## design/flow/design.v

```verilog
module LMFE ( clk, reset, Din, in_en, busy, out_valid, Dout, mem_cen, mem_wen, mem_addr, mem_d, mem_q);
input   clk;
input   reset;
input   in_en;
output  busy;
output  out_valid;
input   [7:0]  Din;
output  [7:0]  Dout;
output  mem_cen;
output  mem_wen;
output  [9:0]  mem_addr;
output  [7:0]  mem_d;
input   [7:0]  mem_q;
wire [7:0] med_d_w;
wire med_en_w;
wire med_del_w;
wire newline_w;
control MainCT( .clk(clk), .rst(reset), .data_in(Din), .in_en(in_en), .busy(busy), .med_data(med_d_w), .med_en(med_en_w), .med_del(med_del_w), .cen(mem_cen), .wen(mem_wen), .addr(mem_addr), .memd(mem_d), .memq(mem_q), .out_valid(out_valid), .newline(newline_w));
insert_sort med(.clk(clk), .rst(reset) , .data_valid(med_en_w) , .data_in(med_d_w), .data_out(Dout), .del_valid(med_del_w), .newline(newline_w)); 
endmodule
module insert_sort(clk,rst,data_valid,data_in,data_out,del_valid,newline); 
input clk,rst,data_valid,del_valid,newline;
input [7:0]data_in;
output [7:0] data_out;
reg [7:0] in_r;
reg [6:0] counter_r;
wire [6:0] counter_w;
reg [1:0] state_r,state_w;
reg [7:0] list_r [48:0];
reg [7:0] list_w [48:0];
wire [48:0] pos_w;
integer i,k; 
parameter S_idle=3'd0;
parameter S_load=3'd1;
parameter S_done=3'd2;
parameter S_dele=3'd3;
assign pos_w[0]=(in_r>list_r[0]);
assign pos_w[1]=(in_r>list_r[1]);
assign pos_w[2]=(in_r>list_r[2]);
assign pos_w[3]=(in_r>list_r[3]);
assign pos_w[4]=(in_r>list_r[4]);
assign pos_w[5]=(in_r>list_r[5]);
assign pos_w[6]=(in_r>list_r[6]);
assign pos_w[7]=(in_r>list_r[7]);
assign pos_w[8]=(in_r>list_r[8]);
assign pos_w[9]=(in_r>list_r[9]);
assign pos_w[10]=(in_r>list_r[10]);
assign pos_w[11]=(in_r>list_r[11]);
assign pos_w[12]=(in_r>list_r[12]);
assign pos_w[13]=(in_r>list_r[13]);
assign pos_w[14]=(in_r>list_r[14]);
assign pos_w[15]=(in_r>list_r[15]);
assign pos_w[16]=(in_r>list_r[16]);
assign pos_w[17]=(in_r>list_r[17]);
assign pos_w[18]=(in_r>list_r[18]);
assign pos_w[19]=(in_r>list_r[19]);
assign pos_w[20]=(in_r>list_r[20]);
assign pos_w[21]=(in_r>list_r[21]);
assign pos_w[22]=(in_r>list_r[22]);
assign pos_w[23]=(in_r>list_r[23]);
assign pos_w[24]=(in_r>list_r[24]);
assign pos_w[25]=(in_r>list_r[25]);
assign pos_w[26]=(in_r>list_r[26]);
assign pos_w[27]=(in_r>list_r[27]);
assign pos_w[28]=(in_r>list_r[28]);
assign pos_w[29]=(in_r>list_r[29]);
assign pos_w[30]=(in_r>list_r[30]);
assign pos_w[31]=(in_r>list_r[31]);
assign pos_w[32]=(in_r>list_r[32]);
assign pos_w[33]=(in_r>list_r[33]);
assign pos_w[34]=(in_r>list_r[34]);
assign pos_w[35]=(in_r>list_r[35]);
assign pos_w[36]=(in_r>list_r[36]);
assign pos_w[37]=(in_r>list_r[37]);
assign pos_w[38]=(in_r>list_r[38]);
assign pos_w[39]=(in_r>list_r[39]);
assign pos_w[40]=(in_r>list_r[40]);
assign pos_w[41]=(in_r>list_r[41]);
assign pos_w[42]=(in_r>list_r[42]);
assign pos_w[43]=(in_r>list_r[43]);
assign pos_w[44]=(in_r>list_r[44]);
assign pos_w[45]=(in_r>list_r[45]);
assign pos_w[46]=(in_r>list_r[46]);
assign pos_w[47]=(in_r>list_r[47]);
assign pos_w[48]=(in_r>list_r[48]);
assign counter_w=(state_r==S_load)?counter_r+7'b1:7'b0;
assign data_out=list_r[24];
always@(*)
begin
	case(state_r)
		S_idle:  
		begin
			list_w[0]=list_r[0];
			list_w[1]=list_r[1];
			list_w[2]=list_r[2];
			list_w[3]=list_r[3];
			list_w[4]=list_r[4];
			list_w[5]=list_r[5];
			list_w[6]=list_r[6];
			list_w[7]=list_r[7];
			list_w[8]=list_r[8];
			list_w[9]=list_r[9];
			list_w[10]=list_r[10];
			list_w[11]=list_r[11];
			list_w[12]=list_r[12];
			list_w[13]=list_r[13];
			list_w[14]=list_r[14];
			list_w[15]=list_r[15];
			list_w[16]=list_r[16];
			list_w[17]=list_r[17];
			list_w[18]=list_r[18];
			list_w[19]=list_r[19];
			list_w[20]=list_r[20];
			list_w[21]=list_r[21];
			list_w[22]=list_r[22];
			list_w[23]=list_r[23];
			list_w[24]=list_r[24];
			list_w[25]=list_r[25];
			list_w[26]=list_r[26];
			list_w[27]=list_r[27];
			list_w[28]=list_r[28];
			list_w[29]=list_r[29];
			list_w[30]=list_r[30];
			list_w[31]=list_r[31];
			list_w[32]=list_r[32];
			list_w[33]=list_r[33];
			list_w[34]=list_r[34];
			list_w[35]=list_r[35];
			list_w[36]=list_r[36];
			list_w[37]=list_r[37];
			list_w[38]=list_r[38];
			list_w[39]=list_r[39];
			list_w[40]=list_r[40];
			list_w[41]=list_r[41];
			list_w[42]=list_r[42];
			list_w[43]=list_r[43];	
			list_w[44]=list_r[44];
			list_w[45]=list_r[45];
			list_w[46]=list_r[46];
			list_w[47]=list_r[47];
			list_w[48]=list_r[48];		
		end
		S_load:
		begin
			list_w[0]=((state_r==S_load)&&(pos_w[0]==1'b1))?list_r[0]:in_r;
			list_w[1]=(pos_w[1]==1'b1)?list_r[1]:((pos_w[0]==1'b1)&&(pos_w[1]==1'b0))?in_r:list_r[0];
			list_w[2]=(pos_w[2]==1'b1)?list_r[2]:((pos_w[1]==1'b1)&&(pos_w[2]==1'b0))?in_r:list_r[1];
			list_w[3]=(pos_w[3]==1'b1)?list_r[3]:((pos_w[2]==1'b1)&&(pos_w[3]==1'b0))?in_r:list_r[2];
			list_w[4]=(pos_w[4]==1'b1)?list_r[4]:((pos_w[3]==1'b1)&&(pos_w[4]==1'b0))?in_r:list_r[3];
			list_w[5]=(pos_w[5]==1'b1)?list_r[5]:((pos_w[4]==1'b1)&&(pos_w[5]==1'b0))?in_r:list_r[4];
			list_w[6]=(pos_w[6]==1'b1)?list_r[6]:((pos_w[5]==1'b1)&&(pos_w[6]==1'b0))?in_r:list_r[5];
			list_w[7]=(pos_w[7]==1'b1)?list_r[7]:((pos_w[6]==1'b1)&&(pos_w[7]==1'b0))?in_r:list_r[6];
			list_w[8]=(pos_w[8]==1'b1)?list_r[8]:((pos_w[7]==1'b1)&&(pos_w[8]==1'b0))?in_r:list_r[7];
			list_w[9]=(pos_w[9]==1'b1)?list_r[9]:((pos_w[8]==1'b1)&&(pos_w[9]==1'b0))?in_r:list_r[8];
			list_w[10]=(pos_w[10]==1'b1)?list_r[10]:((pos_w[9]==1'b1)&&(pos_w[10]==1'b0))?in_r:list_r[9];
			list_w[11]=(pos_w[11]==1'b1)?list_r[11]:((pos_w[10]==1'b1)&&(pos_w[11]==1'b0))?in_r:list_r[10];
			list_w[12]=(pos_w[12]==1'b1)?list_r[12]:((pos_w[11]==1'b1)&&(pos_w[12]==1'b0))?in_r:list_r[11];
			list_w[13]=(pos_w[13]==1'b1)?list_r[13]:((pos_w[12]==1'b1)&&(pos_w[13]==1'b0))?in_r:list_r[12];
			list_w[14]=(pos_w[14]==1'b1)?list_r[14]:((pos_w[13]==1'b1)&&(pos_w[14]==1'b0))?in_r:list_r[13];
			list_w[15]=(pos_w[15]==1'b1)?list_r[15]:((pos_w[14]==1'b1)&&(pos_w[15]==1'b0))?in_r:list_r[14];
			list_w[16]=(pos_w[16]==1'b1)?list_r[16]:((pos_w[15]==1'b1)&&(pos_w[16]==1'b0))?in_r:list_r[15];
			list_w[17]=(pos_w[17]==1'b1)?list_r[17]:((pos_w[16]==1'b1)&&(pos_w[17]==1'b0))?in_r:list_r[16];
			list_w[18]=(pos_w[18]==1'b1)?list_r[18]:((pos_w[17]==1'b1)&&(pos_w[18]==1'b0))?in_r:list_r[17];
			list_w[19]=(pos_w[19]==1'b1)?list_r[19]:((pos_w[18]==1'b1)&&(pos_w[19]==1'b0))?in_r:list_r[18];
			list_w[20]=(pos_w[20]==1'b1)?list_r[20]:((pos_w[19]==1'b1)&&(pos_w[20]==1'b0))?in_r:list_r[19];
			list_w[21]=(pos_w[21]==1'b1)?list_r[21]:((pos_w[20]==1'b1)&&(pos_w[21]==1'b0))?in_r:list_r[20];
			list_w[22]=(pos_w[22]==1'b1)?list_r[22]:((pos_w[21]==1'b1)&&(pos_w[22]==1'b0))?in_r:list_r[21];
			list_w[23]=(pos_w[23]==1'b1)?list_r[23]:((pos_w[22]==1'b1)&&(pos_w[23]==1'b0))?in_r:list_r[22];
			list_w[24]=(pos_w[24]==1'b1)?list_r[24]:((pos_w[23]==1'b1)&&(pos_w[24]==1'b0))?in_r:list_r[23];
			list_w[25]=(pos_w[25]==1'b1)?list_r[25]:((pos_w[24]==1'b1)&&(pos_w[25]==1'b0))?in_r:list_r[24];
			list_w[26]=(pos_w[26]==1'b1)?list_r[26]:((pos_w[25]==1'b1)&&(pos_w[26]==1'b0))?in_r:list_r[25];
			list_w[27]=(pos_w[27]==1'b1)?list_r[27]:((pos_w[26]==1'b1)&&(pos_w[27]==1'b0))?in_r:list_r[26];
			list_w[28]=(pos_w[28]==1'b1)?list_r[28]:((pos_w[27]==1'b1)&&(pos_w[28]==1'b0))?in_r:list_r[27];
			list_w[29]=(pos_w[29]==1'b1)?list_r[29]:((pos_w[28]==1'b1)&&(pos_w[29]==1'b0))?in_r:list_r[28];
			list_w[30]=(pos_w[30]==1'b1)?list_r[30]:((pos_w[29]==1'b1)&&(pos_w[30]==1'b0))?in_r:list_r[29];
			list_w[31]=(pos_w[31]==1'b1)?list_r[31]:((pos_w[30]==1'b1)&&(pos_w[31]==1'b0))?in_r:list_r[30];	
			list_w[32]=(pos_w[32]==1'b1)?list_r[32]:((pos_w[31]==1'b1)&&(pos_w[32]==1'b0))?in_r:list_r[31];
			list_w[33]=(pos_w[33]==1'b1)?list_r[33]:((pos_w[32]==1'b1)&&(pos_w[33]==1'b0))?in_r:list_r[32];	
			list_w[34]=(pos_w[34]==1'b1)?list_r[34]:((pos_w[33]==1'b1)&&(pos_w[34]==1'b0))?in_r:list_r[33];
			list_w[35]=(pos_w[35]==1'b1)?list_r[35]:((pos_w[34]==1'b1)&&(pos_w[35]==1'b0))?in_r:list_r[34];	
			list_w[36]=(pos_w[36]==1'b1)?list_r[36]:((pos_w[35]==1'b1)&&(pos_w[36]==1'b0))?in_r:list_r[35];
			list_w[37]=(pos_w[37]==1'b1)?list_r[37]:((pos_w[36]==1'b1)&&(pos_w[37]==1'b0))?in_r:list_r[36];	
			list_w[38]=(pos_w[38]==1'b1)?list_r[38]:((pos_w[37]==1'b1)&&(pos_w[38]==1'b0))?in_r:list_r[37];
			list_w[39]=(pos_w[39]==1'b1)?list_r[39]:((pos_w[38]==1'b1)&&(pos_w[39]==1'b0))?in_r:list_r[38];	
			list_w[40]=(pos_w[40]==1'b1)?list_r[40]:((pos_w[39]==1'b1)&&(pos_w[40]==1'b0))?in_r:list_r[39];
			list_w[41]=(pos_w[41]==1'b1)?list_r[41]:((pos_w[40]==1'b1)&&(pos_w[41]==1'b0))?in_r:list_r[40];	
			list_w[42]=(pos_w[42]==1'b1)?list_r[42]:((pos_w[41]==1'b1)&&(pos_w[42]==1'b0))?in_r:list_r[41];
			list_w[43]=(pos_w[43]==1'b1)?list_r[43]:((pos_w[42]==1'b1)&&(pos_w[43]==1'b0))?in_r:list_r[42];	
			list_w[44]=(pos_w[44]==1'b1)?list_r[44]:((pos_w[43]==1'b1)&&(pos_w[44]==1'b0))?in_r:list_r[43];
			list_w[45]=(pos_w[45]==1'b1)?list_r[45]:((pos_w[44]==1'b1)&&(pos_w[45]==1'b0))?in_r:list_r[44];	
			list_w[46]=(pos_w[46]==1'b1)?list_r[46]:((pos_w[45]==1'b1)&&(pos_w[46]==1'b0))?in_r:list_r[45];
			list_w[47]=(pos_w[47]==1'b1)?list_r[47]:((pos_w[46]==1'b1)&&(pos_w[47]==1'b0))?in_r:list_r[46];				
			list_w[48]=(pos_w[48]==1'b1)?list_r[48]:((pos_w[47]==1'b1)&&(pos_w[48]==1'b0))?in_r:list_r[47];					
		end
		S_done:
		begin
			list_w[0]=list_r[0];
			list_w[1]=list_r[1];
			list_w[2]=list_r[2];
			list_w[3]=list_r[3];
			list_w[4]=list_r[4];
			list_w[5]=list_r[5];
			list_w[6]=list_r[6];
			list_w[7]=list_r[7];
			list_w[8]=list_r[8];
			list_w[9]=list_r[9];
			list_w[10]=list_r[10];
			list_w[11]=list_r[11];
			list_w[12]=list_r[12];
			list_w[13]=list_r[13];
			list_w[14]=list_r[14];
			list_w[15]=list_r[15];
			list_w[16]=list_r[16];
			list_w[17]=list_r[17];
			list_w[18]=list_r[18];
			list_w[19]=list_r[19];
			list_w[20]=list_r[20];
			list_w[21]=list_r[21];
			list_w[22]=list_r[22];
			list_w[23]=list_r[23];
			list_w[24]=list_r[24];
			list_w[25]=list_r[25];
			list_w[26]=list_r[26];
			list_w[27]=list_r[27];
			list_w[28]=list_r[28];
			list_w[29]=list_r[29];
			list_w[30]=list_r[30];
			list_w[31]=list_r[31];
			list_w[32]=list_r[32];
			list_w[33]=list_r[33];
			list_w[34]=list_r[34];
			list_w[35]=list_r[35];
			list_w[36]=list_r[36];
			list_w[37]=list_r[37];
			list_w[38]=list_r[38];
			list_w[39]=list_r[39];
			list_w[40]=list_r[40];
			list_w[41]=list_r[41];
			list_w[42]=list_r[42];
			list_w[43]=list_r[43];	
			list_w[44]=list_r[44];
			list_w[45]=list_r[45];
			list_w[46]=list_r[46];
			list_w[47]=list_r[47];
			list_w[48]=list_r[48];					
		end
		S_dele:
		begin
			list_w[0]=(pos_w[0]==1'b1)?list_r[0]:list_r[1];
			list_w[1]=(pos_w[1]==1'b1)?list_r[1]:list_r[2];
			list_w[2]=(pos_w[2]==1'b1)?list_r[2]:list_r[3];
			list_w[3]=(pos_w[3]==1'b1)?list_r[3]:list_r[4];
			list_w[4]=(pos_w[4]==1'b1)?list_r[4]:list_r[5];
			list_w[5]=(pos_w[5]==1'b1)?list_r[5]:list_r[6];
			list_w[6]=(pos_w[6]==1'b1)?list_r[6]:list_r[7];
			list_w[7]=(pos_w[7]==1'b1)?list_r[7]:list_r[8];
			list_w[8]=(pos_w[8]==1'b1)?list_r[8]:list_r[9];
			list_w[9]=(pos_w[9]==1'b1)?list_r[9]:list_r[10];
			list_w[10]=(pos_w[10]==1'b1)?list_r[10]:list_r[11];
			list_w[11]=(pos_w[11]==1'b1)?list_r[11]:list_r[12];
			list_w[12]=(pos_w[12]==1'b1)?list_r[12]:list_r[13];
			list_w[13]=(pos_w[13]==1'b1)?list_r[13]:list_r[14];
			list_w[14]=(pos_w[14]==1'b1)?list_r[14]:list_r[15];
			list_w[15]=(pos_w[15]==1'b1)?list_r[15]:list_r[16];
			list_w[16]=(pos_w[16]==1'b1)?list_r[16]:list_r[17];
			list_w[17]=(pos_w[17]==1'b1)?list_r[17]:list_r[18];
			list_w[18]=(pos_w[18]==1'b1)?list_r[18]:list_r[19];
			list_w[19]=(pos_w[19]==1'b1)?list_r[19]:list_r[20];
			list_w[20]=(pos_w[20]==1'b1)?list_r[20]:list_r[21];
			list_w[21]=(pos_w[21]==1'b1)?list_r[21]:list_r[22];
			list_w[22]=(pos_w[22]==1'b1)?list_r[22]:list_r[23];
			list_w[23]=(pos_w[23]==1'b1)?list_r[23]:list_r[24];
			list_w[24]=(pos_w[24]==1'b1)?list_r[24]:list_r[25];
			list_w[25]=(pos_w[25]==1'b1)?list_r[25]:list_r[26];
			list_w[26]=(pos_w[26]==1'b1)?list_r[26]:list_r[27];
			list_w[27]=(pos_w[27]==1'b1)?list_r[27]:list_r[28];
			list_w[28]=(pos_w[28]==1'b1)?list_r[28]:list_r[29];
			list_w[29]=(pos_w[29]==1'b1)?list_r[29]:list_r[30];
			list_w[30]=(pos_w[30]==1'b1)?list_r[30]:list_r[31];
			list_w[31]=(pos_w[31]==1'b1)?list_r[31]:list_r[32];
			list_w[32]=(pos_w[32]==1'b1)?list_r[32]:list_r[33];
			list_w[33]=(pos_w[33]==1'b1)?list_r[33]:list_r[34];
			list_w[34]=(pos_w[34]==1'b1)?list_r[34]:list_r[35];
			list_w[35]=(pos_w[35]==1'b1)?list_r[35]:list_r[36];
			list_w[36]=(pos_w[36]==1'b1)?list_r[36]:list_r[37];
			list_w[37]=(pos_w[37]==1'b1)?list_r[37]:list_r[38];
			list_w[38]=(pos_w[38]==1'b1)?list_r[38]:list_r[39];
			list_w[39]=(pos_w[39]==1'b1)?list_r[39]:list_r[40];
			list_w[40]=(pos_w[40]==1'b1)?list_r[40]:list_r[41];
			list_w[41]=(pos_w[41]==1'b1)?list_r[41]:list_r[42];
			list_w[42]=(pos_w[42]==1'b1)?list_r[42]:list_r[43];
			list_w[43]=(pos_w[43]==1'b1)?list_r[43]:list_r[44];
			list_w[44]=(pos_w[44]==1'b1)?list_r[44]:list_r[45];
			list_w[45]=(pos_w[45]==1'b1)?list_r[45]:list_r[46];
			list_w[46]=(pos_w[46]==1'b1)?list_r[46]:list_r[47];
			list_w[47]=(pos_w[47]==1'b1)?list_r[47]:list_r[48];
			list_w[48]=(pos_w[48]==1'b1)?list_r[48]:8'd255;			
		end	
		default:
		begin
			list_w[0]=list_r[0];
			list_w[1]=list_r[1];
			list_w[2]=list_r[2];
			list_w[3]=list_r[3];
			list_w[4]=list_r[4];
			list_w[5]=list_r[5];
			list_w[6]=list_r[6];
			list_w[7]=list_r[7];
			list_w[8]=list_r[8];
			list_w[9]=list_r[9];
			list_w[10]=list_r[10];
			list_w[11]=list_r[11];
			list_w[12]=list_r[12];
			list_w[13]=list_r[13];
			list_w[14]=list_r[14];
			list_w[15]=list_r[15];
			list_w[16]=list_r[16];
			list_w[17]=list_r[17];
			list_w[18]=list_r[18];
			list_w[19]=list_r[19];
			list_w[20]=list_r[20];
			list_w[21]=list_r[21];
			list_w[22]=list_r[22];
			list_w[23]=list_r[23];
			list_w[24]=list_r[24];
			list_w[25]=list_r[25];
			list_w[26]=list_r[26];
			list_w[27]=list_r[27];
			list_w[28]=list_r[28];
			list_w[29]=list_r[29];
			list_w[30]=list_r[30];
			list_w[31]=list_r[31];
			list_w[32]=list_r[32];
			list_w[33]=list_r[33];
			list_w[34]=list_r[34];
			list_w[35]=list_r[35];
			list_w[36]=list_r[36];
			list_w[37]=list_r[37];
			list_w[38]=list_r[38];
			list_w[39]=list_r[39];
			list_w[40]=list_r[40];
			list_w[41]=list_r[41];
			list_w[42]=list_r[42];
			list_w[43]=list_r[43];	
			list_w[44]=list_r[44];
			list_w[45]=list_r[45];
			list_w[46]=list_r[46];
			list_w[47]=list_r[47];
			list_w[48]=list_r[48];
		end
	endcase		
end
always@(*)
begin
	case(state_r)
		S_idle: begin if(data_valid) state_w=S_load; else if(del_valid) state_w=S_dele; else state_w=S_idle; end
		S_load: begin if(data_valid) state_w=S_load; else state_w=S_done; end
		S_dele: begin if(del_valid) state_w=S_dele; else state_w=S_done; end
		S_done: begin if(del_valid) state_w=S_dele; else if(data_valid) state_w=S_load; else state_w=S_idle; end
		default: state_w=state_r;
	endcase
end
always@(posedge clk or posedge rst)
begin
	if(rst)
	begin
		in_r<=7'b0;
		counter_r<=7'b0;
        state_r<=2'b0;	
		list_r[0]<=8'd0;
		list_r[1]<=8'd0;		
		list_r[2]<=8'd0;		
		list_r[3]<=8'd0;		
		list_r[4]<=8'd0;		
		list_r[5]<=8'd0;		
		list_r[6]<=8'd0;		
		list_r[7]<=8'd0;		
		list_r[8]<=8'd0;		
		list_r[9]<=8'd0;		
		list_r[10]<=8'd0;		
		list_r[11]<=8'd0;		
		list_r[12]<=8'd0;		
		list_r[13]<=8'd0;		
		list_r[14]<=8'd0;		
		list_r[15]<=8'd0;		
		list_r[16]<=8'd0;		
		list_r[17]<=8'd0;		
		list_r[18]<=8'd0;		
		list_r[19]<=8'd0;		
		list_r[20]<=8'd0;		
		list_r[21]<=8'd255;		
		list_r[22]<=8'd255;		
		list_r[23]<=8'd255;		
		list_r[24]<=8'd255;		
		list_r[25]<=8'd255;		
		list_r[26]<=8'd255;		
		list_r[27]<=8'd255;		
		list_r[28]<=8'd255;		
		list_r[29]<=8'd255;		
		list_r[30]<=8'd255;		
		list_r[31]<=8'd255;		
		list_r[32]<=8'd255;		
		list_r[33]<=8'd255;		
		list_r[34]<=8'd255;		
		list_r[35]<=8'd255;		
		list_r[36]<=8'd255;		
		list_r[37]<=8'd255;		
		list_r[38]<=8'd255;		
		list_r[39]<=8'd255;		
		list_r[40]<=8'd255;		
		list_r[41]<=8'd255;		
		list_r[42]<=8'd255;		
		list_r[43]<=8'd255;		
		list_r[44]<=8'd255;		
		list_r[45]<=8'd255;		
		list_r[46]<=8'd255;		
		list_r[47]<=8'd255;		
		list_r[48]<=8'd255;		
	end
	else if(newline)
	begin
		in_r<=7'b0;
		counter_r<=7'b0;
        state_r<=2'b0;	
		list_r[0]<=8'd0;
		list_r[1]<=8'd0;		
		list_r[2]<=8'd0;		
		list_r[3]<=8'd0;		
		list_r[4]<=8'd0;		
		list_r[5]<=8'd0;		
		list_r[6]<=8'd0;		
		list_r[7]<=8'd0;		
		list_r[8]<=8'd0;		
		list_r[9]<=8'd0;		
		list_r[10]<=8'd0;		
		list_r[11]<=8'd0;		
		list_r[12]<=8'd0;		
		list_r[13]<=8'd0;		
		list_r[14]<=8'd0;		
		list_r[15]<=8'd0;		
		list_r[16]<=8'd0;		
		list_r[17]<=8'd0;		
		list_r[18]<=8'd0;		
		list_r[19]<=8'd0;		
		list_r[20]<=8'd0;		
		list_r[21]<=8'd255;		
		list_r[22]<=8'd255;		
		list_r[23]<=8'd255;		
		list_r[24]<=8'd255;		
		list_r[25]<=8'd255;		
		list_r[26]<=8'd255;		
		list_r[27]<=8'd255;		
		list_r[28]<=8'd255;		
		list_r[29]<=8'd255;		
		list_r[30]<=8'd255;		
		list_r[31]<=8'd255;		
		list_r[32]<=8'd255;		
		list_r[33]<=8'd255;		
		list_r[34]<=8'd255;		
		list_r[35]<=8'd255;		
		list_r[36]<=8'd255;		
		list_r[37]<=8'd255;		
		list_r[38]<=8'd255;		
		list_r[39]<=8'd255;		
		list_r[40]<=8'd255;		
		list_r[41]<=8'd255;		
		list_r[42]<=8'd255;		
		list_r[43]<=8'd255;		
		list_r[44]<=8'd255;		
		list_r[45]<=8'd255;		
		list_r[46]<=8'd255;		
		list_r[47]<=8'd255;		
		list_r[48]<=8'd255;		
	end	
	else
	begin	
		in_r<=data_in;
		counter_r<=counter_w;
        state_r<=state_w;	
		list_r[0]<=list_w[0];
		list_r[1]<=list_w[1];		
		list_r[2]<=list_w[2];		
		list_r[3]<=list_w[3];		
		list_r[4]<=list_w[4];		
		list_r[5]<=list_w[5];		
		list_r[6]<=list_w[6];		
		list_r[7]<=list_w[7];		
		list_r[8]<=list_w[8];		
		list_r[9]<=list_w[9];		
		list_r[10]<=list_w[10];
		list_r[11]<=list_w[11];
		list_r[12]<=list_w[12];
		list_r[13]<=list_w[13];
		list_r[14]<=list_w[14];
		list_r[15]<=list_w[15];
		list_r[16]<=list_w[16];
		list_r[17]<=list_w[17];
		list_r[18]<=list_w[18];
		list_r[19]<=list_w[19];
		list_r[20]<=list_w[20];
		list_r[21]<=list_w[21];
		list_r[22]<=list_w[22];
		list_r[23]<=list_w[23];
		list_r[24]<=list_w[24];
		list_r[25]<=list_w[25];
		list_r[26]<=list_w[26];
		list_r[27]<=list_w[27];
		list_r[28]<=list_w[28];
		list_r[29]<=list_w[29];
		list_r[30]<=list_w[30];
		list_r[31]<=list_w[31];
		list_r[32]<=list_w[32];
		list_r[33]<=list_w[33];
		list_r[34]<=list_w[34];
		list_r[35]<=list_w[35];
		list_r[36]<=list_w[36];
		list_r[37]<=list_w[37];
		list_r[38]<=list_w[38];
		list_r[39]<=list_w[39];
		list_r[40]<=list_w[40];
		list_r[41]<=list_w[41];
		list_r[42]<=list_w[42];
		list_r[43]<=list_w[43];
		list_r[44]<=list_w[44];
		list_r[45]<=list_w[45];
		list_r[46]<=list_w[46];
		list_r[47]<=list_w[47];
		list_r[48]<=list_w[48];	
	end
end
endmodule
module control ( clk, rst, data_in, in_en, busy, med_data, med_en, med_del, cen, wen, addr, memd, memq, out_valid, newline);
input   clk;
input   rst;
input   in_en;
input   [7:0] data_in;
input   [7:0] memq;
output  [7:0] memd;
output  cen;
output  wen;
output  busy;
output  med_en;
output  med_del;
output  newline;
output  out_valid;
output  [7:0] med_data;
output  [9:0] addr;
parameter S_init=3'd0;
parameter S_prep=3'd1;
parameter S_getw=3'd2;
parameter S_work=3'd3;
parameter S_endl=3'd4;
reg [2:0] state_r,state_w;
reg [6:0] counter_row_r;
wire [6:0] counter_row_w;
reg [6:0] counter_col_r;
wire [6:0] counter_col_w;
reg [6:0] countwin_row_r;
wire [6:0] countwin_row_w;
reg [6:0] countwin_col_r;
wire [6:0] countwin_col_w;
reg wen_r;
reg wen_w;
reg cen_r;
reg cen_w;
reg [9:0] addr_r;
reg [9:0] addr_w;
reg [7:0] work_counter;
reg [5:0] getw_counter;
wire [5:0] getw_counter_w;
reg busy_r;
reg busy_w;
reg out_v_r;
reg out_v_w;
reg med_en_r,med_en_w;
reg med_del_r,med_del_w;
reg [7:0] med_data_r,med_data_w;
integer k;
reg [7:0] data_r;
wire [7:0] data_w;
reg readfin;
wire readfin_w;
wire [6:0] mask_row;
wire [2:0] addr_shift_0;
wire [2:0] addr_shift_1;
wire [2:0] addr_shift_2;
wire [2:0] addr_shift_3;
wire [2:0] addr_shift_4;
wire [2:0] addr_shift_5;
wire [2:0] addr_shift_6;
wire [2:0] addr_shift_7;
assign busy=busy_r;
assign wen=wen_r;
assign cen=cen_r;
assign memd=data_r;
assign med_data=med_data_r;
assign med_del=med_del_r;
assign med_en=med_en_r;
assign counter_col_w=(in_en)?counter_col_r+7'b1:counter_col_r;
assign counter_row_w=(in_en&&counter_col_r==7'd127)?counter_row_r+7'b1:counter_row_r;
assign countwin_col_w=(out_valid)?countwin_col_r+7'b1:countwin_col_r;
assign countwin_row_w=(countwin_col_w==7'd0 && out_valid)?countwin_row_r+7'b1:countwin_row_r;
assign mask_row=(countwin_row_w==7'd0)?7'b000_0_111:(countwin_row_w==7'd1)?7'b000_0_011:(countwin_row_w==7'd2)?7'b000_0_001:(countwin_row_w==7'd125)?7'b100_0_000:(countwin_row_w==7'd126)?7'b110_0_000:(countwin_row_w==7'd127)?7'b111_0_000:7'b0;
assign addr_shift_0=(countwin_row_w[2:0]==3'd5)?(countwin_row_w[5:3]+3'd1):(countwin_row_w[2:0]==3'd6)?(countwin_row_w[5:3]+3'd1):(countwin_row_w[2:0]==3'd7)?(countwin_row_w[5:3]+3'd1):countwin_row_w[5:3];
assign addr_shift_1=(countwin_row_w[2:0]==3'd6)?(countwin_row_w[5:3]+3'd1):(countwin_row_w[2:0]==3'd7)?(countwin_row_w[5:3]+3'd1):countwin_row_w[5:3];
assign addr_shift_2=(countwin_row_w[2:0]==3'd7)?(countwin_row_w[5:3]+3'd1):countwin_row_w[5:3];
assign addr_shift_3=countwin_row_w[5:3];
assign addr_shift_4=countwin_row_w[5:3];
assign addr_shift_5=(countwin_row_w[2:0]==3'd0)?(countwin_row_w[5:3]-3'd1):countwin_row_w[5:3];	
assign addr_shift_6=(countwin_row_w[2:0]==3'd1)?(countwin_row_w[5:3]-3'd1):(countwin_row_w[2:0]==3'd0)?(countwin_row_w[5:3]-3'd1):countwin_row_w[5:3];
assign addr_shift_7=(countwin_row_w[2:0]==3'd2)?(countwin_row_w[5:3]-3'd1):(countwin_row_w[2:0]==3'd1)?(countwin_row_w[5:3]-3'd1):(countwin_row_w[2:0]==3'd0)?(countwin_row_w[5:3]-3'd1):countwin_row_w[5:3];
assign out_valid=(work_counter==8'd34)?1'b1:(getw_counter==5'd19)?1'b1:1'b0;
assign newline=(state_r==S_endl)?1'b1:1'b0;
assign data_w=(in_en)?data_in:data_r;
assign getw_counter_w=(state_r==S_getw)?(getw_counter<19)?getw_counter+5'd1:5'd0:5'd0;
assign readfin_w=(counter_col_r==7'd127 && counter_row_r ==7'd127)?1'b1:readfin;
assign addr=addr_r;
always@(*)
begin
	case(state_r)
	S_endl:
	begin
		busy_w=1'b1;
		cen_w=1'b0;
		wen_w=(readfin==1'b0)?1'b0:1'b1;
		addr_w=(readfin==1'b0)?{counter_row_r[2:0],7'b0}:{countwin_row_r[2:0],countwin_col_r};
		med_en_w=1'd0;
		med_del_w=1'd0;
		med_data_w=8'd255;
	end
	S_prep:
	begin
		busy_w=1'b0;
		cen_w=1'b0;	
		wen_w=1'b0;	
		addr_w={counter_row_r[2:0],counter_col_r};
		med_en_w=1'd0;
		med_del_w=1'd0;
		med_data_w=8'd255;
	end
	S_init:
	begin
		busy_w=1'b0;
		cen_w=1'b0;
		wen_w=1'b0;	
		addr_w=10'd0;
		med_en_w=1'd0;
		med_del_w=1'd0;
		med_data_w=8'd255;		
	end
	S_getw:
	begin
		busy_w=1'b1;		
		cen_w=1'b0;
		wen_w=1'b1;	
		case(getw_counter)
			5'd0: begin addr_w={(countwin_row_r[2:0]-3'd3),countwin_col_r-7'd4}; end
			5'd1: begin addr_w={(countwin_row_r[2:0]-3'd2),countwin_col_r-7'd4}; end
			5'd2: begin addr_w={(countwin_row_r[2:0]-3'd1),countwin_col_r-7'd4}; end		
			5'd3: begin addr_w={(countwin_row_r[2:0]),countwin_col_r-7'd4}; end
			5'd4: begin addr_w={(countwin_row_r[2:0]+3'd1),countwin_col_r-7'd4}; end
			5'd5: begin addr_w={(countwin_row_r[2:0]+3'd2),countwin_col_r-7'd4}; end	
			5'd6: begin addr_w={(countwin_row_r[2:0]+3'd3),countwin_col_r-7'd4}; end
			5'd8: begin addr_w={(countwin_row_r[2:0]-3'd3),countwin_col_r+7'd3}; end
			5'd9: begin addr_w={(countwin_row_r[2:0]-3'd2),countwin_col_r+7'd3}; end
			5'd10: begin addr_w={(countwin_row_r[2:0]-3'd1),countwin_col_r+7'd3}; end
			5'd11: begin addr_w={(countwin_row_r[2:0]),countwin_col_r+7'd3}; end
			5'd12: begin addr_w={(countwin_row_r[2:0]+3'd1),countwin_col_r+7'd3}; end
			5'd13: begin addr_w={(countwin_row_r[2:0]+3'd2),countwin_col_r+7'd3}; end
			5'd14: begin addr_w={(countwin_row_r[2:0]+3'd3),countwin_col_r+7'd3}; end
			default: begin addr_w=addr_r; end
		endcase
		case(getw_counter)	
			5'd1: begin med_data_w=(mask_row[0])?8'd0:(countwin_col_r>3)?memq:8'd0; med_en_w=1'd0; med_del_w=1'd1; end
			5'd2: begin med_data_w=(mask_row[1])?8'd0:(countwin_col_r>3)?memq:8'd0; med_en_w=1'd0; med_del_w=1'd1; end
			5'd3: begin med_data_w=(mask_row[2])?8'd0:(countwin_col_r>3)?memq:8'd0; med_en_w=1'd0; med_del_w=1'd1; end	
			5'd4: begin med_data_w=(mask_row[3])?8'd0:(countwin_col_r>3)?memq:8'd0; med_en_w=1'd0; med_del_w=1'd1; end
			5'd5: begin med_data_w=(mask_row[4])?8'd0:(countwin_col_r>3)?memq:8'd0; med_en_w=1'd0; med_del_w=1'd1; end
			5'd6: begin med_data_w=(mask_row[5])?8'd0:(countwin_col_r>3)?memq:8'd0; med_en_w=1'd0; med_del_w=1'd1; end
			5'd7: begin med_data_w=(mask_row[6])?8'd0:(countwin_col_r>3)?memq:8'd0; med_en_w=1'd0; med_del_w=1'd1; end
			5'd9: begin med_data_w=(mask_row[0])?8'd0:(countwin_col_r<=124)?memq:8'd0; med_en_w=1'd1; med_del_w=1'd0; end
			5'd10: begin med_data_w=(mask_row[1])?8'd0:(countwin_col_r<=124)?memq:8'd0; med_en_w=1'd1; med_del_w=1'd0; end
			5'd11: begin med_data_w=(mask_row[2])?8'd0:(countwin_col_r<=124)?memq:8'd0; med_en_w=1'd1; med_del_w=1'd0; end
			5'd12: begin med_data_w=(mask_row[3])?8'd0:(countwin_col_r<=124)?memq:8'd0; med_en_w=1'd1; med_del_w=1'd0; end
			5'd13: begin med_data_w=(mask_row[4])?8'd0:(countwin_col_r<=124)?memq:8'd0; med_en_w=1'd1; med_del_w=1'd0; end
			5'd14: begin med_data_w=(mask_row[5])?8'd0:(countwin_col_r<=124)?memq:8'd0; med_en_w=1'd1; med_del_w=1'd0; end
			5'd15: begin med_data_w=(mask_row[6])?8'd0:(countwin_col_r<=124)?memq:8'd0; med_en_w=1'd1; med_del_w=1'd0; end	
			default: begin med_data_w=8'd255; med_en_w=1'd0; med_del_w=1'd0; end
		endcase
	end
	S_work:
	begin	
		busy_w=1'b1;	
		cen_w=1'b0;
		wen_w=1'b1;
		med_del_w=1'b0;	
		case(work_counter)
			8'd0: begin addr_w={(countwin_row_r[2:0]-3'd3),countwin_col_r}; end
			8'd1: begin addr_w={(countwin_row_r[2:0]-3'd2),countwin_col_r}; end
			8'd2: begin addr_w={(countwin_row_r[2:0]-3'd1),countwin_col_r}; end		
			8'd3: begin addr_w={(countwin_row_r[2:0]),countwin_col_r}; end
			8'd4: begin addr_w={(countwin_row_r[2:0]+3'd1),countwin_col_r}; end
			8'd5: begin addr_w={(countwin_row_r[2:0]+3'd2),countwin_col_r}; end	
			8'd6: begin addr_w={(countwin_row_r[2:0]+3'd3),countwin_col_r}; end
			8'd8: begin addr_w={(countwin_row_r[2:0]-3'd3),countwin_col_r+7'd1}; end
			8'd9: begin addr_w={(countwin_row_r[2:0]-3'd2),countwin_col_r+7'd1}; end
			8'd10: begin addr_w={(countwin_row_r[2:0]-3'd1),countwin_col_r+7'd1}; end
			8'd11: begin addr_w={(countwin_row_r[2:0]),countwin_col_r+7'd1}; end
			8'd12: begin addr_w={(countwin_row_r[2:0]+3'd1),countwin_col_r+7'd1}; end
			8'd13: begin addr_w={(countwin_row_r[2:0]+3'd2),countwin_col_r+7'd1}; end
			8'd14: begin addr_w={(countwin_row_r[2:0]+3'd3),countwin_col_r+7'd1}; end
			8'd16: begin addr_w={(countwin_row_r[2:0]-3'd3),countwin_col_r+7'd2}; end
			8'd17: begin addr_w={(countwin_row_r[2:0]-3'd2),countwin_col_r+7'd2}; end
			8'd18: begin addr_w={(countwin_row_r[2:0]-3'd1),countwin_col_r+7'd2}; end
			8'd19: begin addr_w={(countwin_row_r[2:0]),countwin_col_r+7'd2}; end
			8'd20: begin addr_w={(countwin_row_r[2:0]+3'd1),countwin_col_r+7'd2}; end
			8'd21: begin addr_w={(countwin_row_r[2:0]+3'd2),countwin_col_r+7'd2}; end
			8'd22: begin addr_w={(countwin_row_r[2:0]+3'd3),countwin_col_r+7'd2}; end	
			8'd24: begin addr_w={(countwin_row_r[2:0]-3'd3),countwin_col_r+7'd3}; end
			8'd25: begin addr_w={(countwin_row_r[2:0]-3'd2),countwin_col_r+7'd3}; end
			8'd26: begin addr_w={(countwin_row_r[2:0]-3'd1),countwin_col_r+7'd3}; end
			8'd27: begin addr_w={(countwin_row_r[2:0]),countwin_col_r+7'd3}; end
			8'd28: begin addr_w={(countwin_row_r[2:0]+3'd1),countwin_col_r+7'd3}; end
			8'd29: begin addr_w={(countwin_row_r[2:0]+3'd2),countwin_col_r+7'd3}; end
			8'd30: begin addr_w={(countwin_row_r[2:0]+3'd3),countwin_col_r+7'd3}; end
			default: begin addr_w=addr_r; end
		endcase
		case(work_counter)	
			8'd1: begin med_data_w=(mask_row[0])?8'd0:memq; med_en_w=1'd1; end
			8'd2: begin med_data_w=(mask_row[1])?8'd0:memq; med_en_w=1'd1; end
			8'd3: begin med_data_w=(mask_row[2])?8'd0:memq; med_en_w=1'd1; end	
			8'd4: begin med_data_w=(mask_row[3])?8'd0:memq; med_en_w=1'd1; end
			8'd5: begin med_data_w=(mask_row[4])?8'd0:memq; med_en_w=1'd1; end
			8'd6: begin med_data_w=(mask_row[5])?8'd0:memq; med_en_w=1'd1; end
			8'd7: begin med_data_w=(mask_row[6])?8'd0:memq; med_en_w=1'd1; end
			8'd9: begin med_data_w=(mask_row[0])?8'd0:memq; med_en_w=1'd1; end
			8'd10: begin med_data_w=(mask_row[1])?8'd0:memq; med_en_w=1'd1; end
			8'd11: begin med_data_w=(mask_row[2])?8'd0:memq; med_en_w=1'd1; end
			8'd12: begin med_data_w=(mask_row[3])?8'd0:memq; med_en_w=1'd1; end
			8'd13: begin med_data_w=(mask_row[4])?8'd0:memq; med_en_w=1'd1; end
			8'd14: begin med_data_w=(mask_row[5])?8'd0:memq; med_en_w=1'd1; end
			8'd15: begin med_data_w=(mask_row[6])?8'd0:memq; med_en_w=1'd1; end	
			8'd17: begin med_data_w=(mask_row[0])?8'd0:memq; med_en_w=1'd1; end
			8'd18: begin med_data_w=(mask_row[1])?8'd0:memq; med_en_w=1'd1; end
			8'd19: begin med_data_w=(mask_row[2])?8'd0:memq; med_en_w=1'd1; end
			8'd20: begin med_data_w=(mask_row[3])?8'd0:memq; med_en_w=1'd1; end
			8'd21: begin med_data_w=(mask_row[4])?8'd0:memq; med_en_w=1'd1; end
			8'd22: begin med_data_w=(mask_row[5])?8'd0:memq; med_en_w=1'd1; end
			8'd23: begin med_data_w=(mask_row[6])?8'd0:memq; med_en_w=1'd1; end	
			8'd25: begin med_data_w=(mask_row[0])?8'd0:memq; med_en_w=1'd1; end
			8'd26: begin med_data_w=(mask_row[1])?8'd0:memq; med_en_w=1'd1; end
			8'd27: begin med_data_w=(mask_row[2])?8'd0:memq; med_en_w=1'd1; end
			8'd28: begin med_data_w=(mask_row[3])?8'd0:memq; med_en_w=1'd1; end
			8'd29: begin med_data_w=(mask_row[4])?8'd0:memq; med_en_w=1'd1; end
			8'd30: begin med_data_w=(mask_row[5])?8'd0:memq; med_en_w=1'd1; end
			8'd31: begin med_data_w=(mask_row[6])?8'd0:memq; med_en_w=1'd1; end
			default: begin med_data_w=8'd255; med_en_w=1'd0; end
		endcase	
	end
	default:
	begin
		busy_w=1'b0;
		cen_w=1'b1;
		wen_w=1'b0;
		addr_w=10'd0;
		med_en_w=1'd0;
		med_del_w=1'd0;
		med_data_w=8'd255;					
	end
	endcase
end
always@(*)
begin
	case(state_r)
		S_init: begin if(in_en) state_w=S_prep; else state_w=S_init; end
		S_prep: begin if(counter_col_r==7'd127 && counter_row_r>7'd3) state_w=S_work; else state_w=S_prep;end
		S_getw: 
		begin 
			if(countwin_col_r==7'd127 && countwin_row_r<7'd127 && getw_counter==5'd19) state_w=S_endl; 
			else if(countwin_col_r==7'd127 && countwin_row_r==7'd127 && getw_counter==5'd19) state_w=S_init; 
			else state_w=S_getw; 
		end
		S_work: begin if(work_counter==8'd33) state_w=S_getw; else state_w=S_work; end
		S_endl: begin if(readfin==1'b0)state_w=S_prep; else state_w=S_work; end
		default:state_w=state_r;
	endcase
end
always@(posedge clk or posedge rst)
begin
	if(rst)
	begin
		readfin<=1'b0;
		state_r<=S_init;
		addr_r<=10'd0;
		out_v_r<=1'b0;
		cen_r<=8'd0;
		wen_r<=8'd0;
		med_en_r<=1'b0;
		med_del_r<=1'b0;
		med_data_r<=8'd0;
		work_counter<=8'd0;
		getw_counter<=5'd0;
		busy_r<=1'b0;
		data_r<=8'd0;
		counter_col_r<=7'b0;
		counter_row_r<=7'b0;
		countwin_col_r<=7'b0;
		countwin_row_r<=7'b0;		
	end
	else
	begin
		readfin<=readfin_w;	
		state_r<=state_w;
		addr_r<=addr_w;
		out_v_r<=1'b0;
		med_data_r<=med_data_w;
		cen_r<=cen_w;
		wen_r<=wen_w;
		med_en_r<=med_en_w;		
		med_del_r<=med_del_w;		
		work_counter<=(state_r==S_work && !in_en)?work_counter+8'd1:8'd0;	
		getw_counter<=getw_counter_w;
		busy_r<=busy_w;
		data_r<=data_w;
		counter_col_r<=counter_col_w;
		counter_row_r<=counter_row_w;		
		countwin_col_r<=countwin_col_w;
		countwin_row_r<=countwin_row_w;	
	end
end
endmodule
```

## design/flow/run.sh

```bash
#!/bin/bash
# the make line also repeats each setting of config.mk as NAME=value (left out here)
make -C /OpenROAD-flow-scripts/flow DESIGN_CONFIG=/design/flow/config.mk WORK_HOME=/design/flow/orfs CLKGATE_MAP_FILE= finish
```

## design/flow/config.mk

```make
export PLATFORM = sky130hd
export DESIGN_NAME = LMFE
export DESIGN_NICKNAME = LMFE
export VERILOG_FILES = /design/flow/design.v
export SDC_FILE = /design/flow/constraint.sdc
export NUM_CORES = 4
export LEC_CHECK = 0
export ABC_AREA = 1
export CAP_MARGIN = 15
export CORE_MARGIN = 2
export CORE_UTILIZATION = 70
export CTS_CLUSTER_DIAMETER = 369
export HOLD_SLACK_MARGIN = 0.3
export SETUP_SLACK_MARGIN = 0.59
export SLEW_MARGIN = 20
```

## design/flow/constraint.sdc

```tcl
create_clock -name core_clock -period 3.29 [get_ports {clk}]
set_input_delay 0.6580 -clock core_clock [delete_from_list [all_inputs] [get_ports {clk}]]
set_output_delay 0.6580 -clock core_clock [all_outputs]
set_load 0.01 [all_outputs]
```

==> results of run 1 <==
-- layout make-up --
cell class                      instances  area share, %
Antenna cell                            2         0.0109
Sequential cell                       483           27.0
Clock buffer                           79           3.48
Clock inverter                         22          0.477
Timing Repair Buffer                  434           8.95
Tap cell                              688           1.88
Multi-Input combinational cell       3674           52.3
Inverter                              712           5.92
-- per-layer routing --
metal	wire, um	vias up
li1	-	18100
met5	12	-
met3	17300	1141
met4	11300	2
met1	48100	19200
met2	60600	3468
-- metrics by stage --
step / setup WS, ns / util (%) / cells / hold WS, ns
2_1_floorplan: -3.73 / - / 5077 / 0.396
3_3_place_gp: 0.208 / 74.9 / 5757 / 0.410
3_5_place_dp: 0.105 / 74.9 / 5757 / 0.424
4_1_cts: 0.396 / 81.5 / 5962 / 0.437
5_1_grt: -0.150 / 86.8 / 6093 / 0.468
6_report: -0.0626 / 86.8 / 6094 / 0.461
-- what timing repair did --
| action | in CTS | in global routing |
|---|---|---|
| resized | 225 | 545 |
| cloned | 7 | 10 |
| pin swaps | 72 | 196 |
| endpoints found under the setup margin | 394 | 406 |
| buffers inserted | 97 | 120 |
| hold buffers | 0 | 0 |
==> metrics.cfg, run 1 <==
[status]
status = finished with violations
violations = setup timing

[clocking]
insertion_delay_ns = 0.67
cts_buffers = 55
clk_pin_slew_ns = 0.07
clk_path_buf_depth = 3
htree_levels = 2
cts-root-buf = clkbuf_16
tritoncts = yes
clock-sinks = 483

[critical_path]
cp_max_fo = 8
cp.arrival_ns = 3.89
r2r_end = MainCT.med_data_r[1]
crit_end = MainCT.med_data_r[1]
path_class = reg2reg
cp.depth = 23
slowest_delay_ns = 0.39
endpoint_kind = register
worstSetupStartpoint = MainCT.work_counter[0]
crit_top_cell = nand2_1
cp-start-kind = register
r2r-start = MainCT.work_counter[0]
cp.required_ns = 3.83
crit_family = simple AND/OR/NAND/NOR gates
cp_slowest_cell = dfrtp_1
reg2reg_slack_ns = -0.06
crit_buf_inv = 3
critical_path.cell_chain = inv_2 > ha_4 > inv_4 > nor2_4 > nand2_4 > nand2_4 > inv_2 > nand2_1 > nand2_2 > nor2_4 > nand3_4 > nand2_1 > nand2_2 > nor2_4 > nand3_1 > nor2_1 > nor2_1 > nor2_2 > nand2_4 > nand2_1 > nand3_1 > nand2_1 > nand2_1
r2r_cells = 23

[timing]
finClkSkew_ns = 0.0306
setup_viol = 4
worst_slew_pin_slew_ns = 1.24
max_freq_mhz = 298
fin_crit_sh_pct = 102
period_minus_slack_ns = 3.35
rsz0062_at_grt = yes
layout_setup_ws_ns = -0.0626
relSlewSlack_pct = 17.3
finalSetupTns_ns = -0.194
drv_slew = 0
final_hold_viol_count = 0

[synthesis]
synthTopCellsByCount = 812 x o21ai_0, 802 x a21oi_1, 710 x nand2_1
yosysMostFrequentCell = o21ai_0
synthAdderAreaFrac_pct = 13.8
synth-main-ff-cell = dfrtp_1
synth.area.mux_share_pct = 0.0566
synth_cells = 5077
xor_area_share_pct = 0.699
yosysWarnings = 4
ys_types = 60
syn-cell-area_sq_um = 37600
ys_cells = 5077
ys_seq_share_pct = 32.9
topCombFamilyByArea = AND-OR/OR-AND gates
ys_ff = 483
area_leaders = dfrtp_1 17%, dfstp_2 16%, ha_1 14%
largest_area_cell = dfrtp_1
yosys.area_share.aoi_pct = 29.4
ys_chip_area_sq_um = 37600
fp_nets = 5511
top_area_share_pct = 17.1
synth.cellmix.simpleShare_pct = 13.7
avgSynthCellArea_sq_um = 7.40
edf_count = 0
synth-async-reset-ratio_pct = 100

[floorplanning]
io_pins = 49
rows = 84
core-area_sq_um = 52900
chipArea_sq_um = 55600
fp.dieW_um = 236
fp_util_pct = 71.1
die_h_um = 236

[final_layout]
finalInstanceArea_sq_um = 45900
syn2layout_area_growth_pct = 22.1
comb_area_sq_um = 24000
nFillCells = 2955
regArea_sq_um = 12400
nets = 5794

[placed_design]
portBuffers = 48
place_congestion = 0.965
placed_area_sq_um = 39600
dp_hpwl_mm = 77.5

[global_route]
antenna_found_initial = 3
overflow = 0
met1_usage_pct = 54.3
use_met3_pct = 7.38
use_met2_pct = 67.6
globalRouteTotalUtil_pct = 42.2
grt_max_degree = 232
grt_pass1_vias = 38000
grt_pass1_wl_mm = 194
busiest_layer = met2

[detailed_routing]
vias_per_cell = 6.89
drc = 0
routed_wl_mm = 137
drtIter0Drc = 6248
first_pass_iters = 19
post_drt_wl_per_cell_um = 22.5
vias = 42000
drt.antenna.violating_nets = 0

[worst_hold_path]
worstHoldEndpoint = med.state_r[0]
min_from = MainCT.med_en_r
hp-class = reg2reg
hold-path-cell-count = 1

[run]
max_cap_violations = 0
warnings = 60

==> run 2: changes to the inputs <==
- CTS_CLUSTER_DIAMETER: 369 -> 377
- CTS_CLUSTER_SIZE: unset -> 45
- HOLD_SLACK_MARGIN: 0.3 -> unset
- SETUP_SLACK_MARGIN: 0.59 -> unset
- clock period: 3.29 -> 2.34 ns (I/O delays scaled with it)
==> run 2 against run 1 <==
Effect of this change: the flow now stops in clock tree synthesis; die size is the same; area after synthesis is the same; synthesized cell count is the same.
==> metrics.cfg, run 2 <==
[synthesis]
yosys.area_share.aoi_pct = 29.4  ; unchanged
topCombFamilyByArea = AND-OR/OR-AND gates  ; unchanged
edf_count = 0  ; unchanged
synth_cells = 5077  ; unchanged
synth.area.mux_share_pct = 0.0566  ; unchanged
area_leaders = dfrtp_1 17%, dfstp_2 16%, ha_1 14%  ; unchanged
synth-async-reset-ratio_pct = 100  ; unchanged
synthAdderAreaFrac_pct = 13.8  ; unchanged
ys_cells = 5077  ; unchanged
xor_area_share_pct = 0.699  ; unchanged
top_area_share_pct = 17.1  ; unchanged
synth-main-ff-cell = dfrtp_1  ; unchanged
avgSynthCellArea_sq_um = 7.40  ; unchanged
yosysWarnings = 4  ; unchanged
largest_area_cell = dfrtp_1  ; unchanged
ys_seq_share_pct = 32.9  ; unchanged
synth.cellmix.simpleShare_pct = 13.7  ; unchanged
synthTopCellsByCount = 812 x o21ai_0, 802 x a21oi_1, 710 x nand2_1  ; unchanged
ys_types = 60  ; unchanged
fp_nets = 5511  ; unchanged
ys_chip_area_sq_um = 37600  ; unchanged
yosysMostFrequentCell = o21ai_0  ; unchanged
ys_ff = 483  ; unchanged
syn-cell-area_sq_um = 37600  ; unchanged

[status]
failed_stage = clock tree synthesis
status = did not finish  ; was finished with violations
tool.error = [ERROR DPL-0033] detailed placement checks failed during check placement.

[floorplanning]
chipArea_sq_um = 55600  ; unchanged
fp.dieW_um = 236  ; unchanged
io_pins = 49  ; unchanged
die_h_um = 236  ; unchanged
fp_util_pct = 71.1  ; unchanged
core-area_sq_um = 52900  ; unchanged
rows = 84  ; unchanged

[placed_design]
dp_hpwl_mm = 83.6  ; was 77.5 mm
portBuffers = 48  ; unchanged
pre_cts_ws_ns = -0.699  ; was 0.105 ns
placed_area_sq_um = 43800  ; was 39600 sq um
place_congestion = 1.00  ; was 0.965

## run 2: per-stage QoR
| step | hold slack (ns) | cells |
|---|---|---|
| 2_1_floorplan | 0.396 | 5077 |
| 3_5_place_dp | 0.414 | 6272 |
| 3_3_place_gp | 0.402 | 6272 |
==> run 3: changes to the inputs <==
- ABC_AREA: 1 -> unset
- CAP_MARGIN: 15 -> 10
- CELL_PAD_IN_SITES_DETAIL_PLACEMENT: unset -> 2
- CELL_PAD_IN_SITES_GLOBAL_PLACEMENT: unset -> 1
- CORE_ASPECT_RATIO: unset -> 1.06
- CORE_UTILIZATION: 70 -> 20
- CTS_CLUSTER_DIAMETER: 377 -> unset
- CTS_CLUSTER_SIZE: 45 -> 81
- GPL_TIMING_DRIVEN: unset -> 0
- HOLD_SLACK_MARGIN: unset -> -0.06
- MIN_ROUTING_LAYER: unset -> met1
- PLACE_DENSITY_LB_ADDON: unset -> 0.28
- SLEW_MARGIN: 20 -> 30
- clock period: 2.34 -> 4.57 ns (I/O delays scaled with it)
==> run 3 against run 2 <==
Effect of this change: the run now finishes clean; synthesized cell count decreased by 15%; area after synthesis up 0.95%; die size rose to 3.5 times the previous value.
==> metrics.cfg, run 3 <==
[floorplanning]
fp_util_pct = 20.1  ; was 71.1%
core-area_sq_um = 189000  ; was 52900 sq um
rows = 164  ; was 84
chipArea_sq_um = 193000  ; was 55600 sq um
die_h_um = 452  ; was 236 um
fp.dieW_um = 427  ; was 236 um
io_pins = 49  ; unchanged

[synthesis]
top_area_share_pct = 16.9  ; was 17.1%
synth-main-ff-cell = dfrtp_1  ; unchanged
topCombFamilyByArea = AND-OR/OR-AND gates  ; unchanged
synth_cells = 4313  ; was 5077
synth.cellmix.simpleShare_pct = 13.6  ; was 13.7%
ys_seq_share_pct = 32.6  ; was 32.9%
synth-async-reset-ratio_pct = 100  ; unchanged
synthTopCellsByCount = 415 x ha_1, 412 x nand2_1, 407 x inv_1  ; was 812 x o21ai_0, 802 x a21oi_1, 710 x nand2_1
ys_ff = 483  ; unchanged
synth.area.mux_share_pct = 9.61  ; was 0.0566%
fp_nets = 4747  ; was 5511
syn-cell-area_sq_um = 37900  ; was 37600 sq um
yosysWarnings = 4  ; unchanged
yosys.area_share.aoi_pct = 23.3  ; was 29.4%
xor_area_share_pct = 0.969  ; was 0.699%
ys_chip_area_sq_um = 37900  ; was 37600 sq um
ys_types = 77  ; was 60
avgSynthCellArea_sq_um = 8.80  ; was 7.40 sq um
edf_count = 0  ; unchanged
largest_area_cell = dfrtp_1  ; unchanged
ys_cells = 4313  ; was 5077
yosysMostFrequentCell = ha_1  ; was o21ai_0
area_leaders = dfrtp_1 17%, dfstp_2 16%, ha_1 14%  ; unchanged
synthAdderAreaFrac_pct = 13.7  ; was 13.8%

[timing]
rsz0062_at_grt = no
max_freq_mhz = 224
final_hold_viol_count = 0
layout_setup_ws_ns = 0.100
fin_crit_sh_pct = 97.8
worst_slew_pin_slew_ns = 1.08
holdWs_ns = 0.441
setup_viol = 0
drv_slew = 0
period_minus_slack_ns = 4.47
finClkSkew_ns = 0.0335
relSlewSlack_pct = 28.2

[run]
warnings = 41
max_cap_violations = 0

[final_layout]
syn2layout_area_growth_pct = 18.9
final_cell_count_no_fill = 7024
regArea_sq_um = 12400
finalInstanceArea_sq_um = 45100
comb_area_sq_um = 23200
nFillCells = 21400
nets = 4908

[placed_design]
portBuffers = 47  ; was 48
place_congestion = 0.832  ; was 1.00
dpl.cell_count = 6893  ; was 6272
pre_cts_ws_ns = -0.315  ; was -0.699 ns
placed_area_sq_um = 42600  ; was 43800 sq um
dp_hpwl_mm = 130  ; was 83.6 mm

[critical_path]
cp.arrival_ns = 5.08
cp_slowest_cell = dfrtp_1
crit_buf_inv = 4
cp.required_ns = 5.18
reg2reg_slack_ns = 0.10
critical_path.cell_chain = clkinvlp_4 > buf_4 > buf_12 > buf_12 > ha_1 > nor2b_1 > o21a_1 > o21a_1 > o21ai_0 > a31oi_1 > nor2_2 > mux2i_1 > o21ai_0 > o22a_1
worstSetupStartpoint = med.in_r[0]
crit_end = med.list_r[45][5]
cp-start-kind = register
cp.depth = 14
cp_max_fo = 24
slowest_delay_ns = 0.57
endpoint_kind = register
r2r-start = med.in_r[0]
r2r_end = med.list_r[45][5]
path_class = reg2reg
crit_family = buffers and inverters
r2r_cells = 14

[clocking]
cts_buffers = 71
tritoncts = yes
insertion_delay_ns = 0.70
cts_setup_buffers = 0
htree_levels = 3
cts_hold_buf = 0
clk_path_buf_depth = 3
cts-root-buf = clkbuf_16
clock-sinks = 483
clk_pin_slew_ns = 0.06
cts_resized = 4

[detailed_routing]
drt.antenna.violating_nets = 0
vias_per_cell = 5.06
drc = 0
post_drt_wl_per_cell_um = 25.2
routed_wl_mm = 177
first_pass_iters = 7
vias = 35500
drtIter0Drc = 1802

[global_route]
overflow = 0
grt_max_degree = 30
antenna_found_initial = 5
grt_pass1_vias = 39500
globalRouteTotalUtil_pct = 18.2
grt_pass1_wl_mm = 265

[worst_hold_path]
min_from = MainCT.med_en_r
hp-class = reg2reg
worstHoldEndpoint = med.state_r[0]
hold-path-cell-count = 1

[status]
status = no timing/DRC/antenna violations  ; was did not finish

## run 3: per-layer routing
metal | track usage (%) | wire (um) | vias up
li1 | - | - | 16000
met1 | 23.9 | 81200 | 18600
met2 | 30.8 | 85100 | 596
met3 | 1.89 | 4940 | 282
met4 | 5.90 | 5700 | 0
met5 | 0 | 0 | -
## run 3: per-stage QoR
stage	setup TNS, ns	utilization [%]
3_5_place_dp	-19.82	22.6
6_report	0	23.9
5_1_grt	0	23.9
3_3_place_gp	-4284.51	22.0
2_1_floorplan	-907.28	-
4_1_cts	0	23.9
## run 3: cell type report
class	count	share of cell area (%)
diodes	2	0.0111
plain buffers	218	2.04
clock buffers	112	4.91
clock inverters	19	0.469
inverters	408	3.41
multi-input cells	3201	51.5
flip-flops and latches	483	27.5
well taps	2490	6.91
repair buffers	91	3.26
==> run 4: changes to the inputs <==
- ABC_AREA: unset -> 1
- CELL_PAD_IN_SITES_DETAIL_PLACEMENT: 2 -> unset
- CELL_PAD_IN_SITES_GLOBAL_PLACEMENT: 1 -> 0
- CORE_UTILIZATION: 20 -> 70
- GPL_TIMING_DRIVEN: 0 -> 1
- HOLD_SLACK_MARGIN: -0.06 -> -0.08
- PLACE_DENSITY: unset -> 0.62
- PLACE_DENSITY_LB_ADDON: 0.28 -> unset
- SETUP_SLACK_MARGIN: unset -> 0.57
- SLEW_MARGIN: 30 -> 20
- clock period: 4.57 -> 2.85 ns (I/O delays scaled with it)
==> run 4 against run 3 <==
Effect of this change: the flow now stops in global routing; area after synthesis shrank 0.94%; die size fell by 71%; synthesized cell count rose by 18%.
==> metrics.cfg, run 4 <==
[floorplanning]
die_h_um = 243  ; was 452 um
core-area_sq_um = 53100  ; was 189000 sq um
fp_util_pct = 70.8  ; was 20.1%
io_pins = 49  ; unchanged
fp.dieW_um = 229  ; was 427 um
rows = 87  ; was 164
chipArea_sq_um = 55600  ; was 193000 sq um

[synthesis]
ys_cells = 5077  ; was 4313
ys_seq_share_pct = 32.9  ; was 32.6%
yosys.area_share.aoi_pct = 29.4  ; was 23.3%
xor_area_share_pct = 0.699  ; was 0.969%
ys_types = 60  ; was 77
fp_nets = 5511  ; was 4747
topCombFamilyByArea = AND-OR/OR-AND gates  ; unchanged
synth-async-reset-ratio_pct = 100  ; unchanged
area_leaders = dfrtp_1 17%, dfstp_2 16%, ha_1 14%  ; unchanged
largest_area_cell = dfrtp_1  ; unchanged
top_area_share_pct = 17.1  ; was 16.9%
avgSynthCellArea_sq_um = 7.40  ; was 8.80 sq um
synth.area.mux_share_pct = 0.0566  ; was 9.61%
synthTopCellsByCount = 812 x o21ai_0, 802 x a21oi_1, 710 x nand2_1  ; was 415 x ha_1, 412 x nand2_1, 407 x inv_1
syn-cell-area_sq_um = 37600  ; was 37900 sq um
ys_chip_area_sq_um = 37600  ; was 37900 sq um
synthAdderAreaFrac_pct = 13.8  ; was 13.7%
synth_cells = 5077  ; was 4313
yosysMostFrequentCell = o21ai_0  ; was ha_1
synth.cellmix.simpleShare_pct = 13.7  ; was 13.6%
yosysWarnings = 4  ; unchanged
ys_ff = 483  ; unchanged
edf_count = 0  ; unchanged
synth-main-ff-cell = dfrtp_1  ; unchanged

[clocking]
cts-root-buf = clkbuf_16  ; unchanged
htree_levels = 2  ; was 3
clock-sinks = 483  ; unchanged
clk_path_buf_depth = 3  ; unchanged
cts_hold_buf = 0  ; unchanged
cts_buffers = 55  ; was 71

[placed_design]
pre_cts_ws_ns = -0.138  ; was -0.315 ns
portBuffers = 48  ; was 47
place_congestion = 0.937  ; was 0.832
dp_hpwl_mm = 78.3  ; was 130 mm
placed_area_sq_um = 40600  ; was 42600 sq um

[status]
tool.error = [ERROR GRT-0232] Routing congestion too high. Check the congestion heatmap in the GUI.
status = did not finish  ; was no timing/DRC/antenna violations
failed_stage = global routing

[global_route]
overflow = 866
globalRouteTotalUtil_pct = 84.9

[run 4: what timing repair did]
action	CTS
pin swaps	110
endpoints found under the setup margin	419
buffers inserted	65
resized	430
gates cloned	16
[run 4: metrics by stage]
step                      instances  hold WS [ns]   TNS, ns
after detailed placement       5891         0.412     -1.07
after global placement         5891         0.420    -0.244
after CTS                      6076         0.390    -0.200
after floorplan                5077         0.396  -1591.02
[run 4: metal layers]
layer  overflow  global-route usage, %
met1         21                   83.6
met2        547                    100
met3         28                   71.6
met4        268                   86.4
met5          2                   41.4
